==> run B: inputs <==
Design tlb, start of the top module:
module tlb
(
    input  wire                      clk,
    input  wire [               18:0] s0_vppn    ,
    input  wire                       s0_va_bit12,
    input  wire [                9:0] s0_asid    ,
    output wire                       s0_found   ,
    output wire [$clog2(16)-1:0] s0_index   ,  
    output wire [               19:0] s0_ppn     ,
    output wire [                5:0] s0_ps      ,
    output wire [                1:0] s0_plv     ,
    output wire [                1:0] s0_mat     ,
    output wire                       s0_d       ,
    output wire                       s0_v       ,
    input  wire [               18:0] s1_vppn    ,
    input  wire                       s1_va_bit12,
    input  wire [                9:0] s1_asid    ,
    output wire                       s1_found   ,
    output wire [$clog2(16)-1:0] s1_index   ,
    output wire [               19:0] s1_ppn     ,
    output wire [                5:0] s1_ps      ,
    output wire [                1:0] s1_plv     ,
    output wire [                1:0] s1_mat     ,
    output wire                       s1_d       ,
    output wire                       s1_v       ,
    input  wire                      invtlb_valid,
    input  wire [               4:0] invtlb_op   ,
    input  wire                       we     ,
  ...
Settings: LEC_CHECK=0, ABC_AREA=0, CAP_MARGIN=35, CELL_PAD_IN_SITES_DETAIL_PLACEMENT=2, CELL_PAD_IN_SITES_GLOBAL_PLACEMENT=1, CORE_ASPECT_RATIO=1.18, CORE_MARGIN=6, CORE_UTILIZATION=37, CTS_CLUSTER_DIAMETER=100, CTS_CLUSTER_SIZE=77, GPL_ROUTABILITY_DRIVEN=0, HOLD_SLACK_MARGIN=-0.01, MIN_ROUTING_LAYER=met2, PLACE_DENSITY=0.9, SETUP_SLACK_MARGIN=0.79, SLEW_MARGIN=30, TNS_END_PERCENT=90; clock period 6.47 ns.
run.sh (not shown) runs the stock make flow with config.mk's settings and CLKGATE_MAP_FILE=.
==> run E (differences from run B) <==
- ABC_AREA: 0 -> unset
- CAP_MARGIN: 35 -> 20
- CELL_PAD_IN_SITES_DETAIL_PLACEMENT: 2 -> unset
- CELL_PAD_IN_SITES_GLOBAL_PLACEMENT: 1 -> unset
- CORE_ASPECT_RATIO: 1.18 -> unset
- CORE_MARGIN: 6 -> 2
- CORE_UTILIZATION: 37 -> 58
- CTS_CLUSTER_DIAMETER: 100 -> unset
- CTS_CLUSTER_SIZE: 77 -> unset
- GPL_ROUTABILITY_DRIVEN: 0 -> unset
- HOLD_SLACK_MARGIN: -0.01 -> unset
- MIN_ROUTING_LAYER: met2 -> unset
- PLACE_DENSITY: 0.9 -> unset
- SETUP_SLACK_MARGIN: 0.79 -> unset
- SLEW_MARGIN: 30 -> 20
- TNS_END_PERCENT: 90 -> unset
==> flow/constraint.sdc (replaced) <==
create_clock -name core_clock -period 5.62 [get_ports {clk}]
set_input_delay 1.1240 -clock core_clock [delete_from_list [all_inputs] [get_ports {clk}]]
set_output_delay 1.1240 -clock core_clock [all_outputs]
set_load 0.01 [all_outputs]
==> qor summary <==
|  | run B | run E |
|---|---|---|
| Result of the run | stopped before the end | finished with violations |
| Stage where the flow stopped | global routing (5_1_grt) | - |
| Layout check failures | - | setup timing |
| Placed instance count | 10.1k | 9424 |
| Die X | 453 um | 387 um |
| TritonCTS Buffers | 66 | 161 |
| Yosys warning count | 1 | 1 |
| Count of standard-cell rows | 190 | 140 |
| Core area | 228000 sq um | 146000 sq um |
| # Cells Yosys | 6385 | 6385 |
| Chip footprint | 242000 sq um | 150000 sq um |
| Final HPWL DP | 336000 um | 223000 um |
| Post-CTS Resized | 1342 | 836 |
| Post-placement cell area | 99800 sq um | 101000 sq um |
| Count of cell types in the netlist | 78 | 78 |
| Share of Yosys cell area claimed by the top area cell type | 50.2% | 50.2% |
| H-tree depth reported by CTS | 3 | 4 |
| Vert. Die Dim | 533 um | 387 um |
| Synthesized area per cell | 13.3 sq um | 13.3 sq um |
| FP Util | 37.4% | 58.4% |
| Clk Tree Root Cell | sky130_fd_sc_hd__clkbuf_16 | sky130_fd_sc_hd__clkbuf_16 |
| Worst slack at placement | -3.23 ns | -2.62 ns |
| Count of buffers added by post-CTS timing repair for setup | 275 | 174 |

==> raven: inputs <==
Starting RTL as in the previous note.
==> flow/design.v (excerpt) <==
module tlb
(
    input  wire                      clk,
    input  wire [               18:0] s0_vppn    ,
    input  wire                       s0_va_bit12,
    input  wire [                9:0] s0_asid    ,
    output wire                       s0_found   ,
    output wire [$clog2(16)-1:0] s0_index   ,  
    output wire [               19:0] s0_ppn     ,
    output wire [                5:0] s0_ps      ,
    output wire [                1:0] s0_plv     ,
    output wire [                1:0] s0_mat     ,
    output wire                       s0_d       ,
    output wire                       s0_v       ,
    input  wire [               18:0] s1_vppn    ,
    input  wire                       s1_va_bit12,
    input  wire [                9:0] s1_asid    ,
    output wire                       s1_found   ,
    output wire [$clog2(16)-1:0] s1_index   ,
    output wire [               19:0] s1_ppn     ,
    output wire [                5:0] s1_ps      ,
    output wire [                1:0] s1_plv     ,
    output wire [                1:0] s1_mat     ,
    output wire                       s1_d       ,
    output wire                       s1_v       ,
    input  wire                      invtlb_valid,
    input  wire [               4:0] invtlb_op   ,
    input  wire                       we     ,
    input  wire [$clog2(16)-1:0] w_index,
    input  wire                       w_e    ,
    input  wire [               18:0] w_vppn ,
    input  wire [                5:0] w_ps   ,
    input  wire [                9:0] w_asid ,
    input  wire                       w_g    ,
    input  wire [               19:0] w_ppn0 ,
    input  wire [                1:0] w_plv0 ,
    input  wire [                1:0] w_mat0 ,
    input  wire                       w_d0   ,
    input  wire                       w_v0   ,
    input  wire [               19:0] w_ppn1 ,
    input  wire [                1:0] w_plv1 ,
  ...
make LEC_CHECK=0 ABC_AREA=1 CAP_MARGIN=35 CELL_PAD_IN_SITES_DETAIL_PLACEMENT=2 CELL_PAD_IN_SITES_GLOBAL_PLACEMENT=3 CORE_MARGIN=2 CORE_UTILIZATION=19 CTS_CLUSTER_DIAMETER=375 CTS_CLUSTER_SIZE=33 GPL_ROUTABILITY_DRIVEN=0 GPL_TIMING_DRIVEN=0 MAX_ROUTING_LAYER=met4 MIN_ROUTING_LAYER=met2 SLEW_MARGIN=20 TNS_END_PERCENT=30 finish   # period 10.8 ns
==> zinc: changes against raven <==
==> flow/config.mk (replaced) <==
export PLATFORM = sky130hd
export DESIGN_NAME = tlb
export DESIGN_NICKNAME = tlb
export VERILOG_FILES = /design/flow/design.v
export SDC_FILE = /design/flow/constraint.sdc
export NUM_CORES = 4
export LEC_CHECK = 0
export CAP_MARGIN = 35
export CELL_PAD_IN_SITES_DETAIL_PLACEMENT = 0
export CELL_PAD_IN_SITES_GLOBAL_PLACEMENT = 1
export CORE_ASPECT_RATIO = 0.71
export CORE_MARGIN = 2
export CORE_UTILIZATION = 66
export CTS_CLUSTER_SIZE = 57
export GPL_ROUTABILITY_DRIVEN = 0
export PLACE_DENSITY = 0.65
export SETUP_SLACK_MARGIN = 0.71
export SLEW_MARGIN = 20
export TNS_END_PERCENT = 45
==> flow/constraint.sdc (replaced) <==
create_clock -name core_clock -period 5.57 [get_ports {clk}]
set_input_delay 1.1140 -clock core_clock [delete_from_list [all_inputs] [get_ports {clk}]]
set_output_delay 1.1140 -clock core_clock [all_outputs]
set_load 0.01 [all_outputs]
==> flow.log <==
[report] extracting results
[metrics] overall die height: 307 um
[metrics] top-area cell type share of the netlist area: 50.2%
[metrics] result of the run: failed layout checks
[metrics] layout violations: negative setup slack
[metrics] PnR worst setup slack: -1.42 ns
[metrics] final count of negative-setup-slack endpoints: 67
[metrics] Adder Area Share: 0.0588%
[metrics] Port Buffer Count: 327
[metrics] Synth Area in XOR/XNOR: 9.57%
[metrics] Top area cell types: sky130_fd_sc_hd__edfxtp_1, sky130_fd_sc_hd__mux4_2, sky130_fd_sc_hd__mux2i_1
[metrics] sum of overflow across all layers after global routing: 0
[metrics] met1 usage in global routing: 68.1%
[metrics] row cnt: 110
[metrics] Starting Density: 66.8%
That was zinc.
==> flow.log <==
[flow] collecting metrics
[metrics] largest family of logic cells by area: simple AND/OR/NAND/NOR gates
[metrics] Adder Area Share: 0.0546%
[metrics] overall die height: 699 um
[metrics] share of flip-flops with an asynchronous set or reset after synthesis: 0%
[metrics] stop err: [ERROR GRT-0116] Global routing finished with congestion. Check the congestion regions in the DRC Viewer.
[metrics] row cnt: 255
[metrics] Top area cell types: sky130_fd_sc_hd__edfxtp_1, sky130_fd_sc_hd__nand2_1, sky130_fd_sc_hd__nand3_1
[metrics] Starting Density: 19.0%
[metrics] met1 usage in global routing: 0%
[metrics] Synth Area in XOR/XNOR: 3.49%
[metrics] top-area cell type share of the netlist area: 46.6%
[metrics] sum of overflow across all layers after global routing: 929
[metrics] number of enable-type register cells in the synthesized netlist: 1424
[metrics] number of H-tree levels: 2
[metrics] dominant synthesized flop cell: sky130_fd_sc_hd__edfxtp_1
[metrics] step where the flow halted: global routing (5_1_grt)
[metrics] result of the run: stopped before the end
That was raven.

==> run D: inputs <==
Starting RTL as in the previous note.
Settings: LEC_CHECK=0, ABC_AREA=0, CAP_MARGIN=35, CELL_PAD_IN_SITES_DETAIL_PLACEMENT=2, CELL_PAD_IN_SITES_GLOBAL_PLACEMENT=1, CORE_ASPECT_RATIO=1.18, CORE_MARGIN=6, CORE_UTILIZATION=37, CTS_CLUSTER_DIAMETER=100, CTS_CLUSTER_SIZE=77, GPL_ROUTABILITY_DRIVEN=1, HOLD_SLACK_MARGIN=-0.01, MIN_ROUTING_LAYER=met2, PLACE_DENSITY=0.9, SETUP_SLACK_MARGIN=0.79, SLEW_MARGIN=30, TNS_END_PERCENT=90; clock period 6.36 ns.
==> inputs of run H, as changes to run D <==
Settings changed: ABC_AREA 0 to not set, CAP_MARGIN 35 to 20, CELL_PAD_IN_SITES_DETAIL_PLACEMENT 2 to not set, CELL_PAD_IN_SITES_GLOBAL_PLACEMENT 1 to not set, CORE_ASPECT_RATIO 1.18 to not set, CORE_MARGIN 6 to 2, CORE_UTILIZATION 37 to 72, CTS_CLUSTER_DIAMETER 100 to not set, CTS_CLUSTER_SIZE 77 to 61, GPL_ROUTABILITY_DRIVEN 1 to not set, HOLD_SLACK_MARGIN -0.01 to not set, MIN_ROUTING_LAYER met2 to not set, PLACE_DENSITY 0.9 to 0.66, SETUP_SLACK_MARGIN 0.79 to 0.97, TNS_END_PERCENT 90 to not set.
==> flow/constraint.sdc (replaced) <==
create_clock -name core_clock -period 5.62 [get_ports {clk}]
set_input_delay 1.1240 -clock core_clock [delete_from_list [all_inputs] [get_ports {clk}]]
set_output_delay 1.1240 -clock core_clock [all_outputs]
set_load 0.01 [all_outputs]
==> inputs of run P, as changes to run D <==
Settings changed: ABC_AREA 0 to not set, CAP_MARGIN 35 to 5, CELL_PAD_IN_SITES_DETAIL_PLACEMENT 2 to not set, CELL_PAD_IN_SITES_GLOBAL_PLACEMENT 1 to not set, CORE_ASPECT_RATIO 1.18 to not set, CORE_MARGIN 6 to 2, CORE_UTILIZATION 37 to 65, CTS_CLUSTER_DIAMETER 100 to not set, CTS_CLUSTER_SIZE 77 to not set, GPL_ROUTABILITY_DRIVEN 1 to not set, HOLD_SLACK_MARGIN -0.01 to not set, MIN_ROUTING_LAYER met2 to not set, PLACE_DENSITY 0.9 to not set, SETUP_SLACK_MARGIN 0.79 to 0.51, SLEW_MARGIN 30 to 20, TNS_END_PERCENT 90 to not set.
==> flow/constraint.sdc (replaced) <==
create_clock -name core_clock -period 5.63 [get_ports {clk}]
set_input_delay 1.1260 -clock core_clock [delete_from_list [all_inputs] [get_ports {clk}]]
set_output_delay 1.1260 -clock core_clock [all_outputs]
set_load 0.01 [all_outputs]
==> out/metrics.yaml <==
place_hpwl_um: 221000
grtUsageMet2_pct: 97.4
cts-buffers-inserted: 152
outcome: "did not finish"
place_area_mm2: 0.100
lastStage: "global routing (5_1_grt)"
post_cts_resized: 1389
dieHeight_um: 348
use_met3_pct: 77.6
error: "[ERROR GRT-0232] Routing congestion too high. Check the congestion heatmap in the GUI."
dp.cells: 9026
gp_congestion: 1.11
core_area_mm2: 0.118
# the run above: run H

==> out/metrics.yaml <==
dieHeight_um: 366
dp.cells: 9234
gp_congestion: 1.06
grtUsageMet2_pct: 76.5
core_area_mm2: 0.130
avgRoutedWirePerCell_um: 38.3
cts-buffers-inserted: 156
place_hpwl_um: 223000
synth.most_common_cell: "edfxtp_1"
grt_usage_pct: 53.5
setup_slack_ps: -2600
so_faults: "max-capacitance violations, max-slew violations, negative setup slack"
finalSetupViolCount: 66
outcome: "failed layout checks"
critPathMaxFanout: 30
post_cts_resized: 1192
finalMaxSlewViolations: 2
place_area_mm2: 0.101
drv_cap: 1
floorplan.nets: 6554
# the run above: run P

==> out/metrics.yaml <==
use_met3_pct: 79.6
avgSynthCellArea_um2: 13.3
dieHeight_um: 533
ys_sh_adder_pct: 0.0588
cts-buffers-inserted: 60
post_cts_resized: 1544
error: "[ERROR GRT-0116] Global routing finished with congestion. Check the congestion regions in the DRC Viewer."
place_area_mm2: 0.102
mux_share_pct: 24.0
core_area_mm2: 0.228
dp.cells: 10400
outcome: "did not finish"
gp_congestion: 1.08
lastStage: "global routing (5_1_grt)"
die-area_mm2: 0.242
area_leaders: "edfxtp_1 50%, mux4_2 12%, mux2i_1 11%"
# the run above: run D

